==> job 4885 <==
==> flow/design.v <==
module mdc (clk, rst_n, start, A, B, out, done);
input clk, rst_n, start;
input [7:0] A, B;
output reg [7:0] out;
output reg done;
reg [1:0] state;
reg [7:0] A_aux, B_aux;
localparam IDLE = 2'b00;
localparam SUBTRACT = 2'b01;
localparam FINISHED = 2'b10;
always @(posedge clk or negedge rst_n) begin
    if (!rst_n) begin
        state <= IDLE;
        out <= 0;
        done <= 0;
    end else begin
        done <= 0;
        case (state)
            IDLE: begin
                state <= IDLE;
                if (start) begin
                    state <= SUBTRACT;
                    A_aux <= A;
                    B_aux <= B;
                end
            end
            SUBTRACT: begin
                state <= SUBTRACT;
                if (A_aux > B_aux)
                    A_aux <= A_aux - B_aux;
                else if (B_aux > A_aux)
                    B_aux <= B_aux - A_aux;
                else
                    state <= FINISHED;
            end
            FINISHED: begin
                state <= IDLE;
                done <= 1;
                out <= A_aux;
            end
            default: state <= IDLE;
        endcase
    end
end
endmodule
==> flow/run.sh <==
#!/bin/bash
# the make line also repeats each setting of config.mk as NAME=value (left out here)
make -C /OpenROAD-flow-scripts/flow DESIGN_CONFIG=/design/flow/config.mk WORK_HOME=/design/flow/orfs CLKGATE_MAP_FILE= finish
==> flow/config.mk <==
export PLATFORM = sky130hd
export DESIGN_NAME = mdc
export DESIGN_NICKNAME = mdc
export VERILOG_FILES = /design/flow/design.v
export SDC_FILE = /design/flow/constraint.sdc
export NUM_CORES = 4
export LEC_CHECK = 0
export ABC_AREA = 1
export CAP_MARGIN = 20
export CORE_MARGIN = 2
export CORE_UTILIZATION = 69
export CTS_BUF_LIST = sky130_fd_sc_hd__clkbuf_16
export PLACE_DENSITY = 0.36
export SETUP_SLACK_MARGIN = 0.12
export SLEW_MARGIN = 40
==> flow/constraint.sdc <==
create_clock -name core_clock -period 2.46 [get_ports {clk}]
set_input_delay 0.4920 -clock core_clock [delete_from_list [all_inputs] [get_ports {clk}]]
set_output_delay 0.4920 -clock core_clock [all_outputs]
set_load 0.01 [all_outputs]
==> job 4183 (differences from job 4885) <==
- CORE_ASPECT_RATIO: not set -> 1.32
- PLACE_DENSITY: 0.36 -> not set
- SETUP_SLACK_MARGIN: 0.12 -> -0.12
- SLEW_MARGIN: 40 -> 20
==> flow/constraint.sdc (replaced) <==
create_clock -name core_clock -period 2.17 [get_ports {clk}]
set_input_delay 0.4340 -clock core_clock [delete_from_list [all_inputs] [get_ports {clk}]]
set_output_delay 0.4340 -clock core_clock [all_outputs]
set_load 0.01 [all_outputs]
==> notes <==
Job 4885 finished clean. Job 4183 completed, yet does not pass: setup timing. Of job 4183 and job 4885, job 4885 has the higher worst hold slack (gap 30 ps). Of job 4183 and job 4885, job 4183 has the higher combinational power (gap 14%, measured against job 4885). Against job 4885, the via count of job 4183 is higher by about 1.7%. In cell area, job 4885 and job 4183 hardly differ. Between job 4885 and job 4183, the lower sequential power is in job 4885 (gap about 10%, measured against job 4183). In sequential cell count, job 4183 and job 4885 do not differ. Die size is about the same in job 4183 and job 4885. Against job 4885, the final cell count of job 4183 is larger by 1.6%.
==> figures <==
| item | job 4183 | job 4885 |
|---|---|---|
| Share of power burned in the clock network | 13.7% | 13.6% |
| Non-clock buffering overhead | 14.2% | 13.7% |
| Fraction of power spent switching nets | 45.5% | 45.4% |
| Vertical die dimension | 64.1 um | 56.3 um |
| Status | finished with violations | no timing/DRC/antenna violations |
| Layout check failures | setup timing | - |
| End of the worst register-to-register path | B_aux[1] | B_aux[0] |
| Pre-CTS setup slack | 1.25 ps | 194 ps |
| Overall via count from detail_route | 1,881 | 1,850 |
| Worst-path fanout max | 8 | 7 |
| ClkCell Share | 3.39% | 3.39% |
| Post-layout period usage of the worst path | 103% | 95.5% |
| Count of filler cells inserted in the layout | 114 | 107 |
| Met2 Resource Use GR | 68.3% | 58.3% |
| Per-cell routed wire length | 17.9 um | 18.0 um |
| Final core utilization | 90.2% | 91.3% |
| Detailed-placement wirelength estimate | 3.62 mm | 3.51 mm |
| Final Worst Setup Slack | -66.0 ps | 111 ps |
| Number of search-and-repair iterations in the first detailed-routing pass | 6 | 5 |

---

==> branch indigo <==
Starts from the design.v that is shown in full above.
export LEC_CHECK = 0
export CAP_MARGIN = 20
export CORE_ASPECT_RATIO = 0.5
export CORE_MARGIN = 8
export CORE_UTILIZATION = 40
export CTS_BUF_LIST = sky130_fd_sc_hd__clkbuf_16
export SLEW_MARGIN = 20
create_clock -name core_clock -period 4.0 [get_ports {clk}]
run.sh (not shown) runs the stock make flow with config.mk's settings and CLKGATE_MAP_FILE=.
==> branch delta: changes against branch indigo <==
CORE_ASPECT_RATIO = not set   (was 0.5)
CORE_MARGIN = 2   (was 8)
CTS_CLUSTER_DIAMETER = 386   (was not set)
CTS_CLUSTER_SIZE = 100   (was not set)
TNS_END_PERCENT = 5   (was not set)
==> branch garnet: changes against branch indigo <==
CORE_ASPECT_RATIO = not set   (was 0.5)
CORE_MARGIN = 2   (was 8)
==> flow/constraint.sdc (replaced) <==
create_clock -name core_clock -period 2.85 [get_ports {clk}]
set_input_delay 0.5700 -clock core_clock [delete_from_list [all_inputs] [get_ports {clk}]]
set_output_delay 0.5700 -clock core_clock [all_outputs]
set_load 0.01 [all_outputs]
==> branch fjord: changes against branch indigo <==
CAP_MARGIN = 0   (was 20)
CORE_ASPECT_RATIO = not set   (was 0.5)
CORE_MARGIN = 2   (was 8)
CORE_UTILIZATION = 66   (was 40)
==> flow/constraint.sdc (replaced) <==
create_clock -name core_clock -period 2.15 [get_ports {clk}]
set_input_delay 0.4300 -clock core_clock [delete_from_list [all_inputs] [get_ports {clk}]]
set_output_delay 0.4300 -clock core_clock [all_outputs]
set_load 0.01 [all_outputs]
==> summary of the runs <==
Branch indigo finished with timing, DRC and antenna clean. Branch garnet finished clean. Branch delta completed with no timing, DRC or antenna violations. Branch fjord failed in global routing, error DPL-0038.
The highest via count belongs to branch garnet, the lowest to branch delta.
In flip-flop count, branch garnet and branch indigo do not differ.
Synthesized area is the same in branch fjord and branch indigo.
Of branch indigo and branch delta, branch delta has the higher final area (gap about 1%, measured against branch delta).
Synthesized cell count is the same in branch indigo and branch fjord.
Sequential power, highest first: branch garnet, branch indigo, branch delta.
Against branch indigo, the fmax of branch garnet is larger by 14%.
The lowest utilization belongs to branch indigo, the highest to branch garnet.

---

==> run R <==
// mdc: RTL as listed in full above, without the edits since
Settings: LEC_CHECK=0, CAP_MARGIN=35, CORE_MARGIN=2, CORE_UTILIZATION=72, CTS_BUF_LIST=sky130_fd_sc_hd__clkbuf_16, CTS_CLUSTER_DIAMETER=396, CTS_CLUSTER_SIZE=98, SETUP_SLACK_MARGIN=1.18, SLEW_MARGIN=20; clock period 4.03 ns.
==> run B: changes against run R <==
- CAP_MARGIN: 35 -> 0
- CORE_UTILIZATION: 72 -> 66
- CTS_CLUSTER_DIAMETER: 396 -> default
- CTS_CLUSTER_SIZE: 98 -> default
- SETUP_SLACK_MARGIN: 1.18 -> default
==> flow/constraint.sdc (replaced) <==
create_clock -name core_clock -period 2.2 [get_ports {clk}]
set_input_delay 0.4400 -clock core_clock [delete_from_list [all_inputs] [get_ports {clk}]]
set_output_delay 0.4400 -clock core_clock [all_outputs]
set_load 0.01 [all_outputs]
==> run X: changes against run R <==
- CORE_ASPECT_RATIO: default -> 0.5
- SETUP_SLACK_MARGIN: 1.18 -> 1.0
==> flow/constraint.sdc (replaced) <==
create_clock -name core_clock -period 3.51 [get_ports {clk}]
set_input_delay 0.7020 -clock core_clock [delete_from_list [all_inputs] [get_ports {clk}]]
set_output_delay 0.7020 -clock core_clock [all_outputs]
set_load 0.01 [all_outputs]
==> run F: changes against run R <==
- CORE_ASPECT_RATIO: default -> 0.5
==> notes <==
- Between run R and run X, the lower critical path depth is in run R (gap 1).
- Register-to-register slack, lowest first: run X, run R, run F.
- Run F completed without violations. Run X finished clean. Run R completed without violations. Run B ended with an error in 4_1_cts.
- The lowest cell count belongs to run R, the highest to run X.
- Against run F, the via count of run R is lower by about 5%.
- Power: run X > run F > run R.
- In run R the setup slack is worse than in run F, by 0.15 ns.
- The lowest sequential power belongs to run R, the highest to run X.
- In flip-flop count, run F and run X do not differ.
- Die area: run B is higher than run R (about 8%).
- In clock power, run F and run R hardly differ.

---

==> inputs of tundra <==
RTL: the design.v shown in full above, as it stands there.
==> flow/config.mk <==
export PLATFORM = sky130hd
export DESIGN_NAME = mdc
export DESIGN_NICKNAME = mdc
export VERILOG_FILES = /design/flow/design.v
export SDC_FILE = /design/flow/constraint.sdc
export NUM_CORES = 4
export LEC_CHECK = 0
export CAP_MARGIN = 20
export CORE_MARGIN = 2
export CORE_UTILIZATION = 65
export CTS_BUF_LIST = sky130_fd_sc_hd__clkbuf_16
export HOLD_SLACK_MARGIN = 0.28
export SLEW_MARGIN = 20
==> flow/constraint.sdc <==
create_clock -name core_clock -period 2.16 [get_ports {clk}]
set_input_delay 0.4320 -clock core_clock [delete_from_list [all_inputs] [get_ports {clk}]]
set_output_delay 0.4320 -clock core_clock [all_outputs]
set_load 0.01 [all_outputs]
==> inputs of cedar, as changes to tundra <==
Settings changed: CORE_UTILIZATION 65 to 40, HOLD_SLACK_MARGIN 0.28 to not set.
==> flow/constraint.sdc (replaced) <==
create_clock -name core_clock -period 4.0 [get_ports {clk}]
set_input_delay 0.8000 -clock core_clock [delete_from_list [all_inputs] [get_ports {clk}]]
set_output_delay 0.8000 -clock core_clock [all_outputs]
set_load 0.01 [all_outputs]
==> inputs of harbor, as changes to tundra <==
Settings changed: CORE_UTILIZATION 65 to 72, CTS_CLUSTER_SIZE set to 98, HOLD_SLACK_MARGIN 0.28 to not set.
==> flow/constraint.sdc (replaced) <==
create_clock -name core_clock -period 4.03 [get_ports {clk}]
set_input_delay 0.8060 -clock core_clock [delete_from_list [all_inputs] [get_ports {clk}]]
set_output_delay 0.8060 -clock core_clock [all_outputs]
set_load 0.01 [all_outputs]
==> results <==
quantity                                                                              cedar                    tundra                   harbor
Result of the run                                                   complete, no violations  finished with violations  complete, no violations
Reasons for failing layout checks                                                         -      negative setup slack                        -
Final Hold Slack                                                                   0.507 ns                  0.524 ns                 0.511 ns
Leakage power of the design                                                         1.00 nW                   1.14 nW                 0.985 nW
Post-route setup TNS                                                                   0 ns                  -2.87 ns                     0 ns
Number of placed instances, taps included                                               293                       278                      256
Clock network contribution to total cell area                                         4.15%                     3.73%                    3.37%
Tightest slew margin relative to the limit                                            44.6%                     56.4%                    48.3%
Wire length the detailed router placed on met1                                      2.12 mm                   2.46 mm                  1.90 mm
Buffers inserted during post-CTS setup optimization                                       0                         2                        0
Register clock-pin slew on the reported worst setup and hold paths                  0.07 ns                   0.08 ns                  0.07 ns
Height of the chip                                                                  74.3 um                   59.2 um                  56.4 um
Capture endpoint of the worst hold path                                              out[6]                    out[7]                   out[2]
Number of failing setup endpoints in the final timing report                              0                        21                        0
Flip-flop and latch power                                                          0.537 mW                   1.07 mW                 0.544 mW
Final period demand of the worst path                                               2.80 ns                   2.32 ns                  3.02 ns
Number of logged tool warnings                                                           34                        38                       36
Number of instances resized during post-cts repair                                        0                         8                        0
Unrepaired setup endpoints after global routing                                       false                      true                    false
Dpl ws                                                                              1.20 ns                -0.0688 ns                  1.27 ns
Met1 routing resource usage after global routing                                      21.7%                     47.7%                    43.1%
First-pass GRT wire length                                                          7.07 mm                   10.2 mm                  8.15 mm
Total internal power                                                                1.08 mW                   2.32 mW                  1.03 mW

---

==> run a: inputs <==
RTL: the design.v shown in full above, as it stands there.
clock: 4.0 ns
lec_check: 0
cap_margin: 15
core_aspect_ratio: 0.9
core_margin: 4
core_utilization: 43
cts_buf_list: sky130_fd_sc_hd__clkbuf_16
cts_cluster_diameter: 304
gpl_routability_driven: 1
gpl_timing_driven: 0
hold_slack_margin: 0.23
place_density_lb_addon: 0.02
slew_margin: 15
tns_end_percent: 40
==> run b (differences from run a) <==
Settings changed: CAP_MARGIN 15 to 20, CELL_PAD_IN_SITES_DETAIL_PLACEMENT from default to 1, CELL_PAD_IN_SITES_GLOBAL_PLACEMENT from default to 1, CORE_ASPECT_RATIO 0.9 to default, CORE_MARGIN 4 to 8, CORE_UTILIZATION 43 to 40, CTS_CLUSTER_DIAMETER 304 to default, GPL_ROUTABILITY_DRIVEN 1 to 0, GPL_TIMING_DRIVEN 0 to default, HOLD_SLACK_MARGIN 0.23 to default, MIN_ROUTING_LAYER from default to met2, PLACE_DENSITY_LB_ADDON 0.02 to 0.28, SETUP_SLACK_MARGIN from default to 0.2, SLEW_MARGIN 15 to 20, TNS_END_PERCENT 40 to default.
==> notes <==
- Combinational power is about the same in run b and run a.
- Against run a, the clock power of run b is lower by 18%.
- In run b the register-to-register slack is worse than in run a, by 80 ps.
- Between run a and run b, the lower non-clock buffer count is in run b (gap 8).
- Of run b and run a, run b has the higher hold slack (gap 120 ps).
- Of run a and run b, run b has the higher critical path depth (gap 2).
- Cell count: run a is larger than run b (1.0%).
- Between run a and run b, the lower clock skew is in run b (gap 2.3 ps).
- Fmax: run b is smaller than run a (about 1.3%).
- In run b the count of clock-buffer cells in the layout is lower than in run a, by 1.

---

==> inputs of sierra <==
// mdc: RTL as listed in full above, without the edits since
clock: 4.0 ns
lec_check: 0
cap_margin: 15
core_aspect_ratio: 0.59
core_margin: 4
core_utilization: 43
cts_buf_list: sky130_fd_sc_hd__clkbuf_16
cts_cluster_diameter: 304
gpl_routability_driven: 0
gpl_timing_driven: 0
hold_slack_margin: 0.23
place_density_lb_addon: 0.14
slew_margin: 15
tns_end_percent: 40
==> inputs of pepper, as changes to sierra <==
==> flow/config.mk (replaced) <==
export PLATFORM = sky130hd
export DESIGN_NAME = mdc
export DESIGN_NICKNAME = mdc
export VERILOG_FILES = /design/flow/design.v
export SDC_FILE = /design/flow/constraint.sdc
export NUM_CORES = 4
export LEC_CHECK = 0
export CAP_MARGIN = 20
export CORE_ASPECT_RATIO = 0.5
export CORE_MARGIN = 2
export CORE_UTILIZATION = 69
export CTS_BUF_LIST = sky130_fd_sc_hd__clkbuf_16
export SLEW_MARGIN = 20
export TNS_END_PERCENT = 15
==> inputs of zinc, as changes to sierra <==
==> flow/config.mk (replaced) <==
export PLATFORM = sky130hd
export DESIGN_NAME = mdc
export DESIGN_NICKNAME = mdc
export VERILOG_FILES = /design/flow/design.v
export SDC_FILE = /design/flow/constraint.sdc
export NUM_CORES = 4
export LEC_CHECK = 0
export CAP_MARGIN = 20
export CORE_MARGIN = 2
export CORE_UTILIZATION = 43
export CTS_BUF_LIST = sky130_fd_sc_hd__clkbuf_16
export HOLD_SLACK_MARGIN = 0.23
export SLEW_MARGIN = 20
==> inputs of juniper, as changes to sierra <==
==> flow/config.mk (replaced) <==
export PLATFORM = sky130hd
export DESIGN_NAME = mdc
export DESIGN_NICKNAME = mdc
export VERILOG_FILES = /design/flow/design.v
export SDC_FILE = /design/flow/constraint.sdc
export NUM_CORES = 4
export LEC_CHECK = 0
export CAP_MARGIN = 20
export CELL_PAD_IN_SITES_DETAIL_PLACEMENT = 1
export CELL_PAD_IN_SITES_GLOBAL_PLACEMENT = 1
export CORE_MARGIN = 8
export CORE_UTILIZATION = 67
export CTS_BUF_LIST = sky130_fd_sc_hd__clkbuf_16
export CTS_CLUSTER_DIAMETER = 356
export GPL_ROUTABILITY_DRIVEN = 0
export MIN_ROUTING_LAYER = met2
export PLACE_DENSITY_LB_ADDON = 0.28
export SETUP_SLACK_MARGIN = 0.2
export SLEW_MARGIN = 20
==> results <==
Gate power share: juniper -; zinc 53.7%; pepper 53.9%; sierra 56.1%
# placed instances: juniper -; zinc 276; pepper 261; sierra 293
Number of vias after detailed routing: juniper -; zinc 1558; pepper 1821; sierra 1602
FF-to-FF End: juniper -; zinc A_aux[4]; pepper A_aux[0]; sierra A_aux[2]
FFs & Latches: juniper -; zinc 28; pepper 28; sierra 28
Metal2 WL: juniper -; zinc 2020 um; pepper 2560 um; sierra 1900 um
Count of inverters other than clock inverters in the layout: juniper -; zinc 23; pepper 23; sierra 23
Setup fix buffers added after clock tree synthesis: juniper -; zinc 0; pepper 0; sierra 0
CTS tree: juniper -; zinc done; pepper done; sierra done
Max transition margin: juniper -; zinc 51.1%; pepper 43.2%; sierra 34.7%
Slowest cell on crit path: juniper -; zinc sky130_fd_sc_hd__a21oi_1; pepper sky130_fd_sc_hd__a21oi_1; sierra sky130_fd_sc_hd__a21oi_1
Busiest layer in global routing: juniper -; zinc met2; pepper met2; sierra met1
Core utilization before placement: juniper 71.2%; zinc 45.1%; pepper 74.2%; sierra 46.0%
Clock tree root driver cell: juniper -; zinc sky130_fd_sc_hd__clkbuf_16; pepper sky130_fd_sc_hd__clkbuf_16; sierra sky130_fd_sc_hd__clkbuf_16
CTS HTree Levels: juniper -; zinc 1; pepper 1; sierra 1
Number of clock sinks seen by CTS: juniper -; zinc 28; pepper 28; sierra 28
Proportion of cell area occupied by registers: juniper -; zinc 33.2%; pepper 33.1%; sierra 32.1%
Number of port buffers: juniper -; zinc 27; pepper 27; sierra 27
Required time of the critical path: juniper -; zinc 3.89 ns; pepper 3.90 ns; sierra 3.89 ns
Met2 track demand over resource: juniper -; zinc 29.1%; pepper 61.3%; sierra 26.0%
Synth-to-Final Area Change: juniper -; zinc 19.0%; pepper 19.4%; sierra 23.1%
Relative contribution of sequential cells to total power: juniper -; zinc 33.0%; pepper 30.3%; sierra 28.8%
Power attributed to combinational cells: juniper -; zinc 925 uW; pepper 1030 uW; sierra 1020 uW
Worst-case vdd ir drop: juniper -; zinc 0.243 mV; pepper 0.556 mV; sierra 0.335 mV
Outcome: juniper aborted with a tool error; zinc no timing/DRC/antenna violations; pepper no timing/DRC/antenna violations; sierra no timing/DRC/antenna violations
Failing step: juniper global placement without I/O (3_1_place_gp_skip_io); zinc -; pepper -; sierra -
Post-Layout Cell Count: juniper -; zinc 280; pepper 265; sierra 297
Largest stage delay on the critical path: juniper -; zinc 0.62 ns; pepper 0.72 ns; sierra 0.80 ns
Power figures rest on the tool's default switching activity, not on a simulated workload.
